== oak ==
// QAM
module QAM(clk, rst, en, Din, IFout);
input clk, rst, en;
input Din;
output reg signed [17:0] IFout;
wire [1:0] spc_out;
wire [1:0] sm_i;
wire [1:0] sm_q;
wire [1:0] lf_i;
wire [1:0] lf_q;
wire [1:0] usi_i;
wire [1:0] usi_q;
wire signed [17:0] srrc_i;
wire signed [17:0] srrc_q;
wire en0;
wire en1;
wire en2;
wire en3;
reg sm_ctrl;
reg [3:0] usi_ctrl;
reg [1:0] mix_cnt;
reg sync_i0, sync_i1, sync_q0, sync_q1;
reg ce2;
always @(posedge clk or posedge rst) begin
	if (rst) begin
	    ce2 <= 1'd0;
	end
	else begin
		ce2 <= ~ce2;
	end
end
assign en0 = en & ce2;
always @(posedge clk or posedge rst) begin
	if (rst) begin
	    sync_i0 <= 1'd0;
	    sync_q0 <= 1'd0; 
	end
	else begin
		sync_i0 <= sm_i[1];
		sync_q0 <= sm_q[1];
	end
end
always @(posedge clk or posedge rst) begin
	if (rst) begin
	    sync_i1 <= 1'd0;
	    sync_q1 <= 1'd0;
	end
	else begin
		sync_i1 <= sync_i0;
		sync_q1 <= sync_q0;
	end
end
always @(posedge clk or posedge rst) begin
	if (rst) begin
	    sm_ctrl <= 1'd0;
	end
	else if (ce2) begin
		sm_ctrl <= ~sm_ctrl;
	end
end
assign en1 = (sm_ctrl & ce2) ? 1'd1 : 1'd0;
always @(posedge clk or posedge rst) begin
	if (rst) begin
	    usi_ctrl <= 1'd0;
	end
	else if(en) begin
		if(usi_ctrl == 4'd8) usi_ctrl <= usi_ctrl;
		else usi_ctrl <= usi_ctrl + 4'd1;
	end
end
assign en2 = (usi_ctrl == 4'd8) ? 1'd1 : 1'd0;
assign en3 = 1'd1;
assign lf_i = {sync_i1, 1'd1};
assign lf_q = {sync_q1, 1'd1};
SPC u_SPC(.clk(clk),
	      .rst(rst),
	      .en(en0),
	      .Din(Din),
	      .OUT(spc_out)
	      );
SM u_SM(.clk(clk),
	    .rst(rst),
	    .en(en1),
	    .Din(spc_out),
	    .I(sm_i),
	    .Q(sm_q)
	    );
USI u_USI_i(.clk(clk),
	        .rst(rst),
	        .en(en2),
	        .lf_in(lf_i),
	        .hf_out(usi_i)
	        );
USI u_USI_q(.clk(clk),
	        .rst(rst),
	        .en(en2),
	        .lf_in(lf_q),
	        .hf_out(usi_q)
	        );
SRRC u_SRRC_i(.clk(clk),
	          .rst(rst),
	          .en(en3),
	          .Din(usi_i),
	          .Dout(srrc_i)
	          );
SRRC u_SRRC_q(.clk(clk),
	          .rst(rst),
	          .en(en3),
	          .Din(usi_q),
	          .Dout(srrc_q)
	          );
always @(posedge clk or posedge rst) begin
	if (rst) begin
	    mix_cnt <= 2'd0;
	end
	else if(en) begin
		if (mix_cnt == 2'd3) begin
			mix_cnt <= 2'd0;
  ...
Size in the first run: about 6,900 cells after synthesis, ~1,200 flip-flops, ~22 I/O pins, about 0.072 mm^2 of cells after synthesis.
==> flow/config.mk <==
export PLATFORM = sky130hd
export DESIGN_NAME = QAM
export DESIGN_NICKNAME = QAM
export VERILOG_FILES = /design/flow/design.v
export SDC_FILE = /design/flow/constraint.sdc
export NUM_CORES = 4
export LEC_CHECK = 0
export CAP_MARGIN = 10
export CORE_MARGIN = 2
export CORE_UTILIZATION = 44
export CTS_CLUSTER_SIZE = 42
export GPL_ROUTABILITY_DRIVEN = 1
export MAX_ROUTING_LAYER = met4
export PLACE_DENSITY = 0.91
export SETUP_SLACK_MARGIN = -0.13
export SLEW_MARGIN = 20
==> flow/constraint.sdc <==
create_clock -name core_clock -period 4.74 [get_ports {clk}]
set_input_delay 0.9480 -clock core_clock [delete_from_list [all_inputs] [get_ports {clk}]]
set_output_delay 0.9480 -clock core_clock [all_outputs]
set_load 0.01 [all_outputs]
run.sh (not shown) runs the stock make flow with config.mk's settings and CLKGATE_MAP_FILE=.
oak: no failed stages, no open violations at the end
Relative to oak, the following input files were edited for pine:
Settings: GPL_ROUTABILITY_DRIVEN removed (was 1); PLACE_DENSITY removed (was 0.91); SETUP_SLACK_MARGIN removed (was -0.13); MAX_ROUTING_LAYER removed (was met4); CTS_CLUSTER_SIZE removed (was 42); CORE_UTILIZATION changed from 44 to 65; CAP_MARGIN changed from 10 to 20; the clock period (ns, I/O delays scaled along) changed from 4.74 to 4.66.
==> results <==
pine finished all stages; the layout is clean.
Compared with oak, pine has extra setup slack.
Diff oak -> pine: global-route wire length before repair has decreased, final net count has increased, critical path depth has increased, hold slack has increased.
The part of the cycle the worst path needs in pine sits 1.9 points below the value recorded for oak.
Changes observed in pine relative to oak: met2 routing resource usage after global routing saw an increase; final routed wirelength across all metal layers went down 10%.
Diff oak..pine | cell depth of the worst min-delay path | unchanged
oak -> pine: x dimension of the die decreased by more than 10%
Edits applied to the flow inputs when going from pine to birch:
Settings: CORE_UTILIZATION now 40, was 65; CTS_CLUSTER_DIAMETER now 170, previously not set; GPL_TIMING_DRIVEN now 0, previously not set; the clock period (ns, I/O delays scaled along) now 5.0, was 4.66.
Results
- Every stage of the flow completed for birch, and the final layout passed the timing, DRC and antenna checks.
- A first element of the critical path of u_USI_q.hf_out[1] is what birch shows, while u_USI_i.hf_out[0] belongs to pine.
Inputs modified between birch and maple:
Settings: removing GPL_TIMING_DRIVEN (formerly 0); removing CTS_CLUSTER_DIAMETER (formerly 170); setting SETUP_SLACK_MARGIN to 1.19 for the first time; changing the clock period (ns, I/O delays scaled along) from 5.0 to 4.66.
Notes after the runs:
- Layout overhead on the synthesized area was lower in the run labelled birch.
- From birch to maple, number of cells on the worst hold path did not move at all.
- Diff birch -> maple: critical-path maximum fanout flat; non-clock buffer count up 310%; max-slew headroom at the worst pin down 7.3 points.
- Higher critical path depth in cells goes to birch over maple.
- maple against birch: cell count rose by about 5%; total buffers and inverters traversed by the critical path shrank by 4; final critical-path setup slack higher.
The following lists how cedar was set up differently from maple:
Settings: SETUP_SLACK_MARGIN: 1.19 -> unset.
--- outcome ---
- Of cedar and maple, maple shows the higher first-pass GRT wire length, with cedar below it.
- Re finished layout cell area: maple was higher than cedar.
- The clock transition at the registers of the reported paths on cedar is in line with that on maple.


Setup of alpha:
Starting RTL as in the previous note.
Settings: LEC_CHECK=0, CAP_MARGIN=20, CORE_ASPECT_RATIO=0.67, CORE_MARGIN=6, CORE_UTILIZATION=50, CTS_CLUSTER_DIAMETER=228, GPL_ROUTABILITY_DRIVEN=0, GPL_TIMING_DRIVEN=0, HOLD_SLACK_MARGIN=0.14, MAX_ROUTING_LAYER=met4, MIN_ROUTING_LAYER=met1, PLACE_DENSITY_LB_ADDON=0.18, SLEW_MARGIN=15; clock period 4.39 ns.
Although it ran to completion, alpha produced a layout that fails the final checks because of setup timing.
Input-level comparison between beta and alpha:
==> flow/config.mk <==
export PLATFORM = sky130hd
export DESIGN_NAME = QAM
export DESIGN_NICKNAME = QAM
export VERILOG_FILES = /design/flow/design.v
export SDC_FILE = /design/flow/constraint.sdc
export NUM_CORES = 4
export LEC_CHECK = 0
export CAP_MARGIN = 20
export CORE_MARGIN = 2
export CORE_UTILIZATION = 40
export SLEW_MARGIN = 20
==> flow/constraint.sdc <==
create_clock -name core_clock -period 5.0 [get_ports {clk}]
set_input_delay 1.0000 -clock core_clock [delete_from_list [all_inputs] [get_ports {clk}]]
set_output_delay 1.0000 -clock core_clock [all_outputs]
set_load 0.01 [all_outputs]
[summary]
Looking at the reports, beta completed the entire flow and the layout it produced met the timing, DRC and antenna checks.
Going from alpha to beta, placed wire-length estimate after detailed placement now smaller.
Mean number of vias per cell: beta vs alpha down 6.4%
Net count reported at finish: beta vs alpha down 0.76%
IFout[15] as the capturing instance or port of the critical path was reported by alpha, and u_SRRC_i.u_DFF1.Q[17] by beta.
Taking alpha as 1.0, beta lands at 0.929 on wire length of the first global-routing pass.


Starting RTL as in the previous note.
Settings: LEC_CHECK=0, ABC_AREA=1, CAP_MARGIN=40, CORE_ASPECT_RATIO=0.5, CORE_MARGIN=2, CORE_UTILIZATION=72, CTS_CLUSTER_DIAMETER=397, CTS_CLUSTER_SIZE=94, PLACE_DENSITY_LB_ADDON=0.24, SETUP_SLACK_MARGIN=0.69, SLEW_MARGIN=20; clock period 2.33 ns.
The baseline stopped in clock tree synthesis (4_1_cts).
==> next run, changes <==
CAP_MARGIN = 20   (was 40)
CORE_ASPECT_RATIO = not set   (was 0.5)
CTS_CLUSTER_DIAMETER = 90   (was 397)
PLACE_DENSITY_LB_ADDON = not set   (was 0.24)
SETUP_SLACK_MARGIN = not set   (was 0.69)
clock period = 2.35 ns   (was 2.33 ns; I/O delays follow)
What happened: The changed run stopped in global routing (5_1_grt) (GRT-0116); die size barely changes; synthesized cell count does not change; synthesized area is unchanged.
==> next run, changes <==
ABC_AREA = not set   (was 1)
CORE_UTILIZATION = 64   (was 72)
CTS_CLUSTER_DIAMETER = not set   (was 90)
CTS_CLUSTER_SIZE = not set   (was 94)
clock period = 3.55 ns   (was 2.35 ns; I/O delays follow)
This time the run ran to the end with violations: negative setup slack; synthesized cell count came out lower by about a fifth; die size came out higher by roughly a tenth; synthesized area came out lower by a few percent.
==> next run, changes <==
CORE_UTILIZATION = 72   (was 64)
CTS_CLUSTER_SIZE = 14   (was not set)
PLACE_DENSITY_LB_ADDON = 0.25   (was not set)
clock period = 3.37 ns   (was 3.55 ns; I/O delays follow)
After rerunning:
- With this change the flow died in global routing (5_1_grt) on GRT-0116
- synthesized cell count stays the same
- area after synthesis is unchanged
- die size is lower by roughly a tenth
==> next run, changes <==
CORE_UTILIZATION = 66   (was 72)
CTS_CLUSTER_SIZE = not set   (was 14)
PLACE_DENSITY_LB_ADDON = not set   (was 0.25)
clock period = 3.34 ns   (was 3.37 ns; I/O delays follow)
Effect:
- This time the run reached the layout checks and failed them: negative setup slack
- synthesized cell count does not change
- synthesized area is unchanged
- die size went up by 9.0%
